==> run C <==
## top_module
module top_module (
    input clk,
    input rst,
    output [18:0] imem_addr,               
    input  [18:0] imem_rdata,              
    output [8:0]  dmem_addr,               
    input  [18:0] dmem_rdata,              
    output [18:0] dmem_wdata,              
    output        dmem_we,                 
    output        halt                     
);
export LEC_CHECK = 0
export ABC_AREA = 1
export CAP_MARGIN = 20
export CORE_MARGIN = 2
export CORE_UTILIZATION = 72
export CTS_CLUSTER_DIAMETER = 396
export CTS_CLUSTER_SIZE = 10
export PLACE_DENSITY_LB_ADDON = 0.12
export SETUP_SLACK_MARGIN = 2.44
export SLEW_MARGIN = 40
create_clock -name core_clock -period 8.87 [get_ports {clk}]
run.sh (not shown) runs the stock make flow with config.mk's settings and CLKGATE_MAP_FILE=.
==> run G: changes against run C <==
Settings changed: ABC_AREA 1 to default, CORE_UTILIZATION 72 to 15, CTS_CLUSTER_DIAMETER 396 to default, CTS_CLUSTER_SIZE 10 to default, PLACE_DENSITY_LB_ADDON 0.12 to default, SETUP_SLACK_MARGIN 2.44 to default, SLEW_MARGIN 40 to 20.
==> flow/constraint.sdc (replaced) <==
create_clock -name core_clock -period 47.2 [get_ports {clk}]
set_input_delay 9.4400 -clock core_clock [delete_from_list [all_inputs] [get_ports {clk}]]
set_output_delay 9.4400 -clock core_clock [all_outputs]
set_load 0.01 [all_outputs]
==> run M: changes against run C <==
Settings changed: ABC_AREA 1 to default, CTS_CLUSTER_DIAMETER 396 to 233, CTS_CLUSTER_SIZE 10 to default, HOLD_SLACK_MARGIN from default to -0.08, PLACE_DENSITY_LB_ADDON 0.12 to default, SETUP_SLACK_MARGIN 2.44 to 3.8, SLEW_MARGIN 40 to 20, TNS_END_PERCENT from default to 5.
==> flow/constraint.sdc (replaced) <==
create_clock -name core_clock -period 39.5 [get_ports {clk}]
set_input_delay 7.9000 -clock core_clock [delete_from_list [all_inputs] [get_ports {clk}]]
set_output_delay 7.9000 -clock core_clock [all_outputs]
set_load 0.01 [all_outputs]
==> run X: changes against run C <==
Settings changed: ABC_AREA 1 to default, CORE_MARGIN 2 to 5, CORE_UTILIZATION 72 to 40, CTS_CLUSTER_DIAMETER 396 to default, CTS_CLUSTER_SIZE 10 to default, PLACE_DENSITY_LB_ADDON 0.12 to default, SETUP_SLACK_MARGIN 2.44 to 5.0, SLEW_MARGIN 40 to 20.
==> flow/constraint.sdc (replaced) <==
create_clock -name core_clock -period 38.5 [get_ports {clk}]
set_input_delay 7.7000 -clock core_clock [delete_from_list [all_inputs] [get_ports {clk}]]
set_output_delay 7.7000 -clock core_clock [all_outputs]
set_load 0.01 [all_outputs]
==> flow_summary.ini <==
; yosys + openroad results
[outcome]
status = did not finish
haltStage = 4_1_cts
tool.error = [ERROR DPL-0038] Utilization greater than 100%, impossible to legalize

[yosys]
seq_area_frac_synth_pct = 25.1
ys_sh_mux_pct = 0

[placed_design]
place_hpwl_mm = 148
gp_congestion = 1.20
The numbers above come from run C.

==> flow_summary.ini <==
; implementation run metrics
[yosys]
simple_gate_area_share_pct = 17.9
ys_sh_aoi_pct = 24.3
synth_area_leader_cell = dfrtp_1
seq_area_frac_synth_pct = 24.9
ys_sh_mux_pct = 4.98

[timing]
max_freq_ghz = 0.0268

[outcome]
status = complete, no violations

[placed_design]
place_hpwl_mm = 126
The numbers above come from run X.

==> flow_summary.ini <==
; implementation run metrics
[outcome]
status = complete, no violations

[die]
rows = 86

[yosys]
ys_sh_mux_pct = 4.98
seq_area_frac_synth_pct = 24.9

[timing]
fin_skew_ns = 0.0207

[placed_design]
place_hpwl_mm = 112
gp_congestion = 1.15

[layout]
buffer_area_share_pct = 7.35
The numbers above come from run M.

==> flow_summary.ini <==
; implementation run metrics
[outcome]
status = complete, no violations

[placed_design]
place_hpwl_mm = 125
gp_congestion = 1.00

[yosys]
seq_area_frac_synth_pct = 24.9
The numbers above come from run G.


---

==> 09-06: inputs <==
==> flow/design.v <==
module alu (
    input  [18:0] a,
    input  [18:0] b,
    input  [4:0]  opcode,
    output reg [37:0] outau
);
always @(*) begin
    case (opcode)
        5'b00000: outau = {19'b0, a + b};         
        5'b00001: outau = {19'b0, a - b};         
        5'b00010: outau = a * b;                  
        5'b00011: outau = (b != 0) ? {19'b0, a / b} : 38'b0;  
        5'b00100: outau = {19'b0, a + 19'd1};     
        5'b00101: outau = {19'b0, a - 19'd1};     
        5'b00110: outau = {19'b0, a & b};         
        5'b00111: outau = {19'b0, a | b};         
        5'b01000: outau = {19'b0, a ^ b};         
        5'b01001: outau = {19'b0, ~a};            
        default : outau = 38'b0;                  
    endcase
end
endmodule
module program_counter (
    input clk,
    input rst,
    input pc_enable,
    input [1:0] pc_sel,            
    input [18:0] target_addr,      
    output reg [18:0] pc
);
always @(posedge clk or posedge rst) begin
    if (rst) begin
        pc <= 19'd0;
    end 
    else if (pc_enable) begin
        case (pc_sel)
            2'b00: pc <= pc + 1;         
            2'b01: pc <= target_addr;        
            2'b10: pc <= target_addr;        
            2'b11: pc <= target_addr;        
        endcase
    end
end
endmodule
module inst_reg (
    input clk,
    input load_IR,
    input [18:0] ins,               
    output reg [4:0] opcode,        
    output reg [3:0] rs1, rs2, rd,  
    output reg [13:0] addr_imm,     
    output reg [5:0] branch_offset  
);
    localparam OPC_ADD   = 5'd0,
               OPC_SUB   = 5'd1,
               OPC_MUL   = 5'd2,
               OPC_DIV   = 5'd3,
               OPC_INC   = 5'd4,
               OPC_DEC   = 5'd5,
               OPC_AND   = 5'd6,
               OPC_OR    = 5'd7,
               OPC_XOR   = 5'd8,
               OPC_NOT   = 5'd9,
               OPC_LD    = 5'd10,
               OPC_ST    = 5'd11,
               OPC_BEQ   = 5'd12,
               OPC_BNE   = 5'd13,
               OPC_JMP   = 5'd14,
               OPC_CALL  = 5'd15;
    always @(posedge clk) begin
        if (load_IR) begin
            opcode <= ins[18:14];
            rs1 <= 4'd0;
            rs2 <= 4'd0;
            rd <= 4'd0;
            addr_imm <= 14'd0;
            branch_offset <= 6'd0;
            case (ins[18:14])
                OPC_ADD, OPC_SUB, OPC_MUL, OPC_DIV,
                OPC_INC, OPC_DEC, OPC_AND, OPC_OR,
                OPC_XOR, OPC_NOT: begin
                    rs1 <= ins[13:10];
                    rs2 <= ins[9:6];
                    rd  <= ins[5:2];
                end
                OPC_LD, OPC_ST: begin
                    rs1 <= ins[13:10];             
                    rs2 <= ins[9:6];               
                    addr_imm <= {8'd0, ins[5:0]};  
                end
                OPC_BEQ, OPC_BNE: begin
                    rs1 <= ins[13:10];            
                    rs2 <= ins[9:6];              
                    branch_offset <= ins[5:0];    
                end
                OPC_JMP, OPC_CALL: begin
                    addr_imm <= ins[13:0];        
                end
                default: begin
                end
            endcase
        end
    end
endmodule
module reg_file (
    input clk,
    input rst,
    input reg_write,                  
    input [4:0] read_reg1,            
    input [4:0] read_reg2,            
    input [4:0] write_reg,            
    input [18:0] write_data,          
    output [18:0] read_data1,         
    output [18:0] read_data2          
);
    reg [18:0] registers [0:31];
    assign read_data1 = registers[read_reg1];
    assign read_data2 = registers[read_reg2];
    integer i;
    always @(posedge clk or posedge rst) begin
        if (rst) begin
            for (i = 0; i < 32; i = i + 1)
                registers[i] <= 19'd0;
        end else if (reg_write) begin
                        registers[write_reg] <= write_data;
        end
    end
endmodule
module control_unit (
    input clk, rst,
    input [4:0] opcode,                     	 
    input regs_equal,				 
    output reg mem_read,			 
    output reg mem_write,			 
    output reg reg_write,			 
    output reg load_IR,				 
    output reg pc_enable,			 
    output reg [4:0] ALU_op,			 
    output reg [1:0] pc_sel,			 
    output halted				 
);
    parameter FETCH = 3'b000, EXECUTE = 3'b001, MEMORY = 3'b010,
              WRITBK = 3'b011, CONTROL = 3'b100, HALT = 3'b101;
    reg [2:0] state, next_state;
    assign halted = (state == HALT);
    always @(posedge clk or posedge rst) begin
        if (rst)
            state <= FETCH;
        else
            state <= next_state;
    end
    always @(*) begin
        case (state)
            FETCH: next_state = EXECUTE;
            EXECUTE: begin
                case (opcode)
                    5'b01010, 5'b01011: next_state = MEMORY;   				 
                    5'b01100, 5'b01101, 5'b01110, 5'b01111: next_state = CONTROL;	 
                    5'b00000, 5'b00001, 5'b00010, 5'b00011, 5'b00100,
                    5'b00101, 5'b00110, 5'b00111, 5'b01000, 5'b01001: next_state = WRITBK;  
                    5'b11111: next_state = HALT;					 
                    default: next_state = FETCH;					 
                endcase
            end
            MEMORY: begin
                if (opcode == 5'b01010)
                    next_state = WRITBK;	  
                else
                    next_state = FETCH;  	 
            end
            WRITBK: next_state = FETCH;
            CONTROL: next_state = FETCH;
            HALT: next_state = HALT;
            default: next_state = FETCH;
        endcase
    end
    always @(*) begin
        mem_read = 0;
        mem_write = 0;
        reg_write = 0;
        load_IR = 0;
        pc_enable = 0;
        ALU_op = 5'b00000;
        pc_sel = 2'b00;
        case (state)
            FETCH: begin
                mem_read = 1;
                load_IR = 1;
                pc_enable = 1;
                pc_sel = 2'b00;
            end
            EXECUTE: begin
                ALU_op = opcode;
            end
            MEMORY: begin
                if (opcode == 5'b01010)
                    mem_read = 1;        
                else
                    mem_write = 1;       
            end
            WRITBK: begin
                ALU_op = opcode;
                if (opcode != 5'b01011)  
                    reg_write = 1;
            end
            CONTROL: begin
                case (opcode)
                    5'b01100: begin pc_enable = regs_equal;  pc_sel = 2'b01; end  
                    5'b01101: begin pc_enable = !regs_equal; pc_sel = 2'b01; end  
                    5'b01110, 5'b01111: begin pc_enable = 1; pc_sel = 2'b10; end  
                    default: ;
                endcase
            end
            default: ;
        endcase
    end
endmodule
module top_module (
    input clk,
    input rst,
    output [18:0] imem_addr,               
    input  [18:0] imem_rdata,              
    output [8:0]  dmem_addr,               
    input  [18:0] dmem_rdata,              
    output [18:0] dmem_wdata,              
    output        dmem_we,                 
    output        halt                     
);
    wire [4:0] opcode;
    wire [3:0] rs1, rs2, rd;
    wire [13:0] addr_imm;
    wire [5:0] branch_offset;
    wire [4:0] alu_opcode;
    wire [1:0] pc_sel;
    wire [18:0] reg_data1, reg_data2;
    wire [37:0] alu_result;
    wire mem_read, mem_write, reg_write, load_IR, pc_enable;
    wire [18:0] pc_value;
    wire [18:0] target_addr;
    reg [18:0] mem_read_data;
    always @(posedge clk) begin
        if (mem_read)
            mem_read_data <= dmem_rdata;
    end
    wire is_load = (opcode == 5'b01010);
    wire [3:0]  wb_reg  = is_load ? rs2 : rd;
    wire [18:0] wb_data = is_load ? mem_read_data : alu_result[18:0];
    wire [18:0] ea      = reg_data1 + {5'd0, addr_imm};
    assign imem_addr  = pc_value;
    assign dmem_addr  = ea[8:0];
    assign dmem_wdata = reg_data2;
    assign dmem_we    = mem_write;
    assign target_addr = (pc_sel == 2'b01) ? (pc_value + {{13{branch_offset[5]}}, branch_offset}) : {5'd0, addr_imm};
    program_counter PC (
        .clk(clk),
        .rst(rst),
        .pc_enable(pc_enable),
        .pc_sel(pc_sel),
        .target_addr(target_addr),
        .pc(pc_value)
    );
    inst_reg IR (
        .clk(clk),
        .load_IR(load_IR),
        .ins(imem_rdata),
        .opcode(opcode),
        .rs1(rs1),
        .rs2(rs2),
        .rd(rd),
        .addr_imm(addr_imm),
        .branch_offset(branch_offset)
    );
    control_unit CU (
        .clk(clk),
        .rst(rst),
        .opcode(opcode),
        .regs_equal(reg_data1 == reg_data2),
        .mem_read(mem_read),
        .mem_write(mem_write),
        .reg_write(reg_write),
        .load_IR(load_IR),
        .pc_enable(pc_enable),
        .ALU_op(alu_opcode),
        .pc_sel(pc_sel),
        .halted(halt)
    );
    reg_file RF (
        .clk(clk),
        .rst(rst),
        .reg_write(reg_write),
        .read_reg1({1'b0, rs1}),
        .read_reg2({1'b0, rs2}),
        .write_reg({1'b0, wb_reg}),
        .write_data(wb_data),
        .read_data1(reg_data1),
        .read_data2(reg_data2)
    );
    alu ALU (
        .a(reg_data1),
        .b(reg_data2),
        .opcode(alu_opcode),
        .outau(alu_result)
    );
endmodule
==> flow/run.sh <==
#!/bin/bash
# the make line also repeats each setting of config.mk as NAME=value (left out here)
make -C /OpenROAD-flow-scripts/flow DESIGN_CONFIG=/design/flow/config.mk WORK_HOME=/design/flow/orfs CLKGATE_MAP_FILE= finish
==> flow/config.mk <==
export PLATFORM = sky130hd
export DESIGN_NAME = top_module
export DESIGN_NICKNAME = top_module
export VERILOG_FILES = /design/flow/design.v
export SDC_FILE = /design/flow/constraint.sdc
export NUM_CORES = 4
export LEC_CHECK = 0
export CAP_MARGIN = 20
export CORE_MARGIN = 2
export CORE_UTILIZATION = 66
export CTS_CLUSTER_SIZE = 39
export MAX_ROUTING_LAYER = met4
export SLEW_MARGIN = 20
==> flow/constraint.sdc <==
create_clock -name core_clock -period 16.5 [get_ports {clk}]
set_input_delay 3.3000 -clock core_clock [delete_from_list [all_inputs] [get_ports {clk}]]
set_output_delay 3.3000 -clock core_clock [all_outputs]
set_load 0.01 [all_outputs]
==> 01-08: changes against 09-06 <==
--- a/flow/config.mk
+++ b/flow/config.mk
@@ -7,7 +7,5 @@
 export LEC_CHECK = 0
 export CAP_MARGIN = 20
 export CORE_MARGIN = 2
-export CORE_UTILIZATION = 66
-export CTS_CLUSTER_SIZE = 39
-export MAX_ROUTING_LAYER = met4
+export CORE_UTILIZATION = 40
 export SLEW_MARGIN = 20
==> flow/constraint.sdc (replaced) <==
create_clock -name core_clock -period 38.0 [get_ports {clk}]
set_input_delay 7.6000 -clock core_clock [delete_from_list [all_inputs] [get_ports {clk}]]
set_output_delay 7.6000 -clock core_clock [all_outputs]
set_load 0.01 [all_outputs]
==> 04-13: changes against 09-06 <==
==> flow/config.mk (replaced) <==
export PLATFORM = sky130hd
export DESIGN_NAME = top_module
export DESIGN_NICKNAME = top_module
export VERILOG_FILES = /design/flow/design.v
export SDC_FILE = /design/flow/constraint.sdc
export NUM_CORES = 4
export LEC_CHECK = 0
export ABC_AREA = 0
export CAP_MARGIN = 20
export CORE_ASPECT_RATIO = 0.5
export CORE_MARGIN = 2
export CORE_UTILIZATION = 17
export GPL_ROUTABILITY_DRIVEN = 1
export MAX_ROUTING_LAYER = met5
export PLACE_DENSITY = 0.81
export SETUP_SLACK_MARGIN = -0.77
export SLEW_MARGIN = 20
==> flow/constraint.sdc (replaced) <==
create_clock -name core_clock -period 60.5 [get_ports {clk}]
set_input_delay 12.1000 -clock core_clock [delete_from_list [all_inputs] [get_ports {clk}]]
set_output_delay 12.1000 -clock core_clock [all_outputs]
set_load 0.01 [all_outputs]
==> results.txt <==
Main metrics from the flow reports.

The count of instances resized after the clock tree is built is 0. The area of the chip came out at 238000 sq um. In this run the standard cell core region covers 232000 sq um.

The initialized floorplan defines approximately 130 standard-cell rows. The post-detailed-placement cell area came out at 44600 sq um. The run finished with no timing, DRC or antenna violations. The placed wire-length estimate is roughly 120 mm. The width of the die came out at about 700 microns.

The placer's final routability congestion estimate is approximately 1.1. The die extent in y is 346 microns. The initial standard-cell utilization of the core is 0.171.
(the above is from 04-13)
==> results.txt <==
Here are the numbers from the latest Yosys + OpenROAD run.

The area of the chip is roughly 62000 sq um. The width of the die came out at 249 microns. The die extent in y came out at around 250 microns.

The number of placement rows is just under 90. The placer's final routability congestion estimate is 1.17. The core area is 59200 sq um.

The number of cells in Yosys stat came out at 4796. The run stopped with a tool error. The count of input and output buffers came out at 88. The terminating stage of the flow is global routing (5_1_grt). The initial standard-cell utilization of the core came out at 0.670.

The count of instances resized after the clock tree is built came out at 60. In this run the number of H-tree levels came out at 2. The post-detailed-placement cell area is 50300 sq um. In the placement report, post-DP HPWL is listed as 130 mm.
(the above is from 09-06)
==> results.txt <==
Main metrics from the flow reports.

The report puts the hold buffer count at CTS at 0. Once detailed placement completed, the half-perimeter wirelength came to between 100 and 150 mm. The area of the chip is about 100000 sq um.

The total antenna diodes in the routed design came out at 2. The die extent in y is ~320 microns. The number of placement rows is roughly 120. The count of inserted tapcells came out at roughly 1300. The relative area change from synthesis to final layout is 22.7%. The initial standard-cell utilization of the core came out at 0.403. The count of instances resized after the clock tree is built came out at 31. The flow ran to the end and the layout has no timing, DRC or antenna violations.

The average size of a mapped cell came out at a little over 8 sq um. Per the gpl log, the routability congestion estimate is 1.05. The CTS report gives the tree buffer count as ~41.
(the above is from 01-08)
